==> flow/design.v <==
module booth_sel(
  input [2:0] src,
  output [3:0] sel
);
wire y_add,y,y_sub;
wire sel_negative,sel_double_negative,sel_positive,sel_double_positive;
assign {y_add,y,y_sub} = src;
assign sel_negative =  y_add & (y & ~y_sub | ~y & y_sub);
assign sel_positive = ~y_add & (y & ~y_sub | ~y & y_sub);
assign sel_double_negative =  y_add & ~y & ~y_sub;
assign sel_double_positive = ~y_add &  y &  y_sub;
assign sel={sel_negative,sel_positive,sel_double_negative,sel_double_positive};
endmodule
module booth_result_sel(
  input [3:0] sel,
  input [1:0] src,
  output      p 
);
wire x,x_sub;
wire sel_negative,sel_double_negative,sel_positive,sel_double_positive;
assign {sel_negative,sel_positive,sel_double_negative,sel_double_positive}=sel;
assign {x,x_sub} =src;
assign p = ~(~(sel_negative & ~x) & ~(sel_double_negative & ~x_sub) 
           & ~(sel_positive & x ) & ~(sel_double_positive &  x_sub));
endmodule
module booth_partial
#(
    parameter WIDTH = 34
)
(
  input [2*WIDTH-1:0]  x_src,
  input [2:0] y_src,
  output [2*WIDTH-1:0]   p_result,
  output                cout 
);
wire y_add,y,y_sub;
assign {y_add,y,y_sub} = y_src;
wire [3:0] sel;
wire sel_negative,sel_double_negative,sel_positive,sel_double_positive;
assign {sel_negative,sel_positive,sel_double_negative,sel_double_positive}=sel;
assign cout=sel_negative || sel_double_negative;
booth_sel booth_sel(
    .src    (y_src),
    .sel    (sel)
);
booth_result_sel partial0(.sel (sel), .src ({x_src[0],1'b0}), .p (p_result[0]));
genvar x;
generate for ( x =1;x<WIDTH*2;x=x+1) begin : gen_partial
    booth_result_sel partial(.sel (sel), .src (x_src[x:x-1]), .p (p_result[x]));
end endgenerate
endmodule
module switch_17x68bits(
   input [1155:0] part_group,
      output [1155:0] sw_group
);
wire [67:0] po16,po15,po14,po13,po12,po11,po10,po09,po08,po07,po06,po05,po04,po03,po02,po01,po00;
assign {po16,po15,po14,po13,po12,po11,po10,po09,po08,po07,po06,po05,po04,po03,po02,po01,po00} = part_group;
genvar x;
generate for ( x =0;x<68;x=x+1) begin : gen_switch
    assign sw_group[(x+1)*17-1:x*17] = {po16[x],po15[x],po14[x],po13[x],po12[x],po11[x],po10[x],po09[x],
                                     po08[x],po07[x],po06[x],po05[x],po04[x],po03[x],po02[x],po01[x],po00[x]};
end endgenerate
endmodule
module walloc_17bits(
    input [16:0] src_in,
    input [13:0]  cin,
    output [13:0] cout_group,
    output      cout,s
);
wire [13:0] c;
wire [4:0] first_s;
csa csa0 (.in (src_in[16:14]), .cout (c[4]), .s (first_s[4]) );
csa csa1 (.in (src_in[13:11]), .cout (c[3]), .s (first_s[3]) );
csa csa2 (.in (src_in[10:08]), .cout (c[2]), .s (first_s[2]) );
csa csa3 (.in (src_in[07:05]), .cout (c[1]), .s (first_s[1]) );
csa csa4 (.in (src_in[04:02]), .cout (c[0]), .s (first_s[0]) );
wire [3:0] secnod_s;
csa csa5 (.in ({first_s[4:2]}             ), .cout (c[8]), .s (secnod_s[3]));
csa csa6 (.in ({first_s[1:0],src_in[1]}   ), .cout (c[7]), .s (secnod_s[2]));
csa csa7 (.in ({src_in[0],cin[4:3]}       ), .cout (c[6]), .s (secnod_s[1]));
csa csa8 (.in ({cin[2:0]}                 ), .cout (c[5]), .s (secnod_s[0]));
wire [1:0] thrid_s;
csa csa9 (.in (secnod_s[3:1]          ), .cout (c[10]), .s (thrid_s[1]));
csa csaA (.in ({secnod_s[0],cin[6:5]} ), .cout (c[09]), .s (thrid_s[0]));
wire [1:0] fourth_s;
csa csaB (.in ({thrid_s[1:0],cin[10]} ),  .cout (c[12]), .s (fourth_s[1]));
csa csaC (.in ({cin[9:7]             }),  .cout (c[11]), .s (fourth_s[0]));
wire fifth_s;
csa csaD (.in ({fourth_s[1:0],cin[11]}),  .cout (c[13]), .s (fifth_s));
csa csaE (.in ({fifth_s,cin[13:12]}   ),  .cout (cout),  .s  (s));
assign cout_group = c;
endmodule
module csa(
  input [2:0] in,
  output cout,s
);
wire a,b,cin;
assign a=in[2];
assign b=in[1];
assign cin=in[0];
assign s = a ^ b ^ cin;
assign cout = a & b | b & cin | a & cin;
endmodule
module booth_walloc# (parameter COMPUTER_WIDTH=32,parameter WIDTH =COMPUTER_WIDTH+2)
(
  input               clk           ,
  input               reset         ,
  input  [COMPUTER_WIDTH:0] src1,
  input  [COMPUTER_WIDTH:0] src2,
  input         in_valid,
  output reg    in_ready,
  output reg    out_valid,
  output [COMPUTER_WIDTH*2-1:0] result
);
reg [WIDTH-1:0] multiplier;
reg [WIDTH*2-1:0] multiplicand;
reg first_doing;
wire ready_to_doing;
assign ready_to_doing = in_ready && in_valid;
always@(posedge clk ) begin
      if (reset ) begin
        in_ready <=1'b0;
      end
      else begin
        in_ready<=1'b1;
      end
      if (ready_to_doing) begin
        first_doing<=1'b1;
      end
      else begin
        first_doing <= 1'b0;
      end
      out_valid <= first_doing;
end
always @(posedge clk ) begin
  if (ready_to_doing) begin
    multiplicand <= {{WIDTH{src1[COMPUTER_WIDTH]}},src1};
    multiplier <= {src2[COMPUTER_WIDTH],src2};
  end
end
wire [1155:0] part_group;
wire [16:0]   part_cout;
booth_partial part0 (.x_src (multiplicand), .y_src({multiplier[1:0],1'b0}), 
                        .p_result (part_group[67:0]), .cout(part_cout[0]));
genvar x;
generate for ( x =1;x<17;x=x+1) begin : gen_walloc_partial
booth_partial part (
                    .x_src ({multiplicand[2*WIDTH-1-2*x:0],
                    {2*x{1'b0}}}), 
                    .y_src({multiplier[(x+1)*2-1:x*2-1]}), 
                    .p_result (part_group[(x+1)*68-1:x*68]), .cout(part_cout[x]));
end endgenerate
wire [1155:0] swo_group; 
switch_17x68bits switch (.part_group (part_group), .sw_group (swo_group));
wire [937:0] wt_cout; 
wire [66:0]  wt_c;
wire [67:0]  wt_s;
walloc_17bits walloc00 (.src_in (swo_group[16:0]), .cin({part_cout[13:0]}), 
                    .cout_group (wt_cout[13:0]),  .cout(wt_c[0]), .s (wt_s[0]));
genvar y;
generate for ( y =1;y<67;y=y+1) begin : gen_walloc
walloc_17bits walloc  (.src_in (swo_group[(y+1)*17-1:y*17]), .cin({wt_cout[y*14-1:(y-1)*14]}), 
                    .cout_group (wt_cout[(y+1)*14-1:y*14]),  .cout(wt_c[y]), .s (wt_s[y]));
end endgenerate
walloc_17bits walloc67(.src_in (swo_group[1155:1139]), .cin({wt_cout[937:924]}), 
                    .cout_group (),  .cout(), .s (wt_s[67]));
reg [67:0] wt_s_buf,wt_c_buf;
reg  part_next_highest_bit;
always@(posedge clk ) begin
  if (first_doing) begin
    wt_c_buf <= {wt_c,part_cout[14]};
    wt_s_buf <= {wt_s};
    part_next_highest_bit <= part_cout[15];
  end
end
wire [WIDTH*2-1:0] adder_a;
wire [WIDTH*2-1:0] adder_b;
wire              adder_cin;
wire [WIDTH*2-1:0] adder_result;
wire        adder_cout;
assign adder_a   = wt_c_buf;
assign adder_b   = wt_s_buf;
assign adder_cin = part_next_highest_bit;
assign {adder_cout, adder_result} = adder_a + adder_b + {{WIDTH*2-2{1'b0}},adder_cin};
assign result = adder_result[COMPUTER_WIDTH*2-1:0];
endmodule
==> flow/config.mk <==
export PLATFORM = sky130hd
export DESIGN_NAME = booth_walloc
export DESIGN_NICKNAME = booth_walloc
export VERILOG_FILES = /design/flow/design.v
export SDC_FILE = /design/flow/constraint.sdc
export NUM_CORES = 4
export LEC_CHECK = 0
export CAP_MARGIN = 25
export CELL_PAD_IN_SITES_DETAIL_PLACEMENT = 2
export CORE_ASPECT_RATIO = 0.55
export CORE_MARGIN = 5
export CORE_UTILIZATION = 40
export CTS_CLUSTER_DIAMETER = 199
export GPL_ROUTABILITY_DRIVEN = 0
export GPL_TIMING_DRIVEN = 0
export MAX_ROUTING_LAYER = met4
export SETUP_SLACK_MARGIN = 0.87
export SLEW_MARGIN = 40
export TNS_END_PERCENT = 15
==> flow/constraint.sdc <==
create_clock -name core_clock -period 5.06 [get_ports {clk}]
set_input_delay 1.0120 -clock core_clock [delete_from_list [all_inputs] [get_ports {clk}]]
set_output_delay 1.0120 -clock core_clock [all_outputs]
set_load 0.01 [all_outputs]
run.sh (not shown) runs the stock make flow with config.mk's settings and CLKGATE_MAP_FILE=.
The first run never finished: it broke off in 5_1_grt.
Next try:
==> flow/config.mk (replaced) <==
export PLATFORM = sky130hd
export DESIGN_NAME = booth_walloc
export DESIGN_NICKNAME = booth_walloc
export VERILOG_FILES = /design/flow/design.v
export SDC_FILE = /design/flow/constraint.sdc
export NUM_CORES = 4
export LEC_CHECK = 0
export ABC_AREA = 1
export CAP_MARGIN = 20
export CELL_PAD_IN_SITES_DETAIL_PLACEMENT = 2
export CORE_MARGIN = 5
export CORE_UTILIZATION = 47
export GPL_ROUTABILITY_DRIVEN = 0
export HOLD_SLACK_MARGIN = 0.06
export MAX_ROUTING_LAYER = met5
export PLACE_DENSITY_LB_ADDON = 0.23
export SLEW_MARGIN = 20
==> flow/constraint.sdc (replaced) <==
create_clock -name core_clock -period 7.5 [get_ports {clk}]
set_input_delay 1.5000 -clock core_clock [delete_from_list [all_inputs] [get_ports {clk}]]
set_output_delay 1.5000 -clock core_clock [all_outputs]
set_load 0.01 [all_outputs]
What happened: The changed run never finished: it broke off in 5_1_grt; die size shrinks by 15%; synthesized area shrinks by 0.71%; synthesized cell count is higher by 13%.

========
== JK ==
// booth_walloc: RTL as listed in full above, without the edits since
export LEC_CHECK = 0
export ABC_AREA = 1
export CAP_MARGIN = 20
export CORE_MARGIN = 2
export CORE_UTILIZATION = 72
export CTS_CLUSTER_DIAMETER = 279
export CTS_CLUSTER_SIZE = 100
export PLACE_DENSITY = 0.37
export SETUP_SLACK_MARGIN = 1.05
export SLEW_MARGIN = 20
export TNS_END_PERCENT = 5
create_clock -name core_clock -period 5.0 [get_ports {clk}]
For JK, the flow was terminated by a tool error in 5_1_grt and produced no final design.
> inputs changed (JK -> MS)
- a deleted SETUP_SLACK_MARGIN that had been 1.05
- a deleted ABC_AREA that had been 1
Notes after the runs:
Compared with JK, MS shows a higher distinct cell type count of the synthesized netlist. Of MS and JK, the higher floorplan utilization belongs to MS. The run showing the greater summed instance area of the synthesized netlist is MS. On post-CTS setup-driven buffer insertion count, the lower figure sits with MS, not JK. MS -> JK: sequential share of the synthesized area flat. Die area: MS > JK. Taking JK as the reference point, the area fraction in and, or, nand and nor cells of MS falls by 5.5 points. Measured against each other, MS and JK differ in HPWL after detailed placement, the lower figure coming from MS. Although it ran to completion, MS produced a layout that fails the final checks because of negative setup slack. Higher synthesized cell count among MS and JK: JK. When MS is measured against JK, its synthesized area per cell turns out 14% higher.
Here is what was changed in the inputs of AL compared with MS.
- a deleted CTS_CLUSTER_DIAMETER that had been 279
- a change of CORE_UTILIZATION from 72 to 56
- a change of CTS_CLUSTER_SIZE from 100 to 62
- a deleted PLACE_DENSITY that had been 0.37
- a change of the clock period (ns, I/O delays scaled along) from 5.0 to 6.4
Findings:
- AL | status: complete | timing, DRC, antenna: pass
- Of MS and AL, the run reporting the higher power of the sequential group was MS.
- Between AL and MS, it is AL whose share of the final layout cell area in sequential cells is higher, by 0.90 points.
- Compared with MS, AL shows a clock share of power that is 0.2 points higher.
- From MS to AL the numbers moved as follows: proportion of synthesized chip area in sequential cells now sits at about the same level; die area now sits higher.
Input-level comparison between TR and AL:
- clearing CTS_CLUSTER_SIZE, which used to be 62
- clearing TNS_END_PERCENT, which used to be 5
- swapping 56 for 40 in CORE_UTILIZATION
- swapping 6.4 for 7.5 in the clock period (ns, I/O delays scaled along)
==> results <==
Total power draw delta (TR − AL): favourable. In terms of clock insertion delay at the later pin of the skew report, AL and TR differ only marginally. Worst setup timing slack at the placement stage, AL and TR: larger value in TR. TR | status: complete | timing, DRC, antenna: pass. Re post-synthesis instance area: no difference whatsoever between AL and TR. Signal arrival time at the worst endpoint (lower): AL. Comparing AL and TR, the lower non-clock buffer count was measured on TR. Sort AL and TR by overall global routing resource usage, descending, and AL comes first. Post-layout instance area: AL vs TR — no meaningful difference.
Input-level comparison between PW and TR:
- swapping 40 for 54 in CORE_UTILIZATION
- swapping 7.5 for 6.67 in the clock period (ns, I/O delays scaled along)
## What came out
- Lower global routing met3 resource utilization was reported by TR, not PW.
- Total power consumption of the routed design: PW higher than TR
- In PW the number of rows created at floorplan turned out 14% lower than in TR.
- The lower switching component of the power of TR and PW is in TR.
Power and IR drop assume default switching activity.
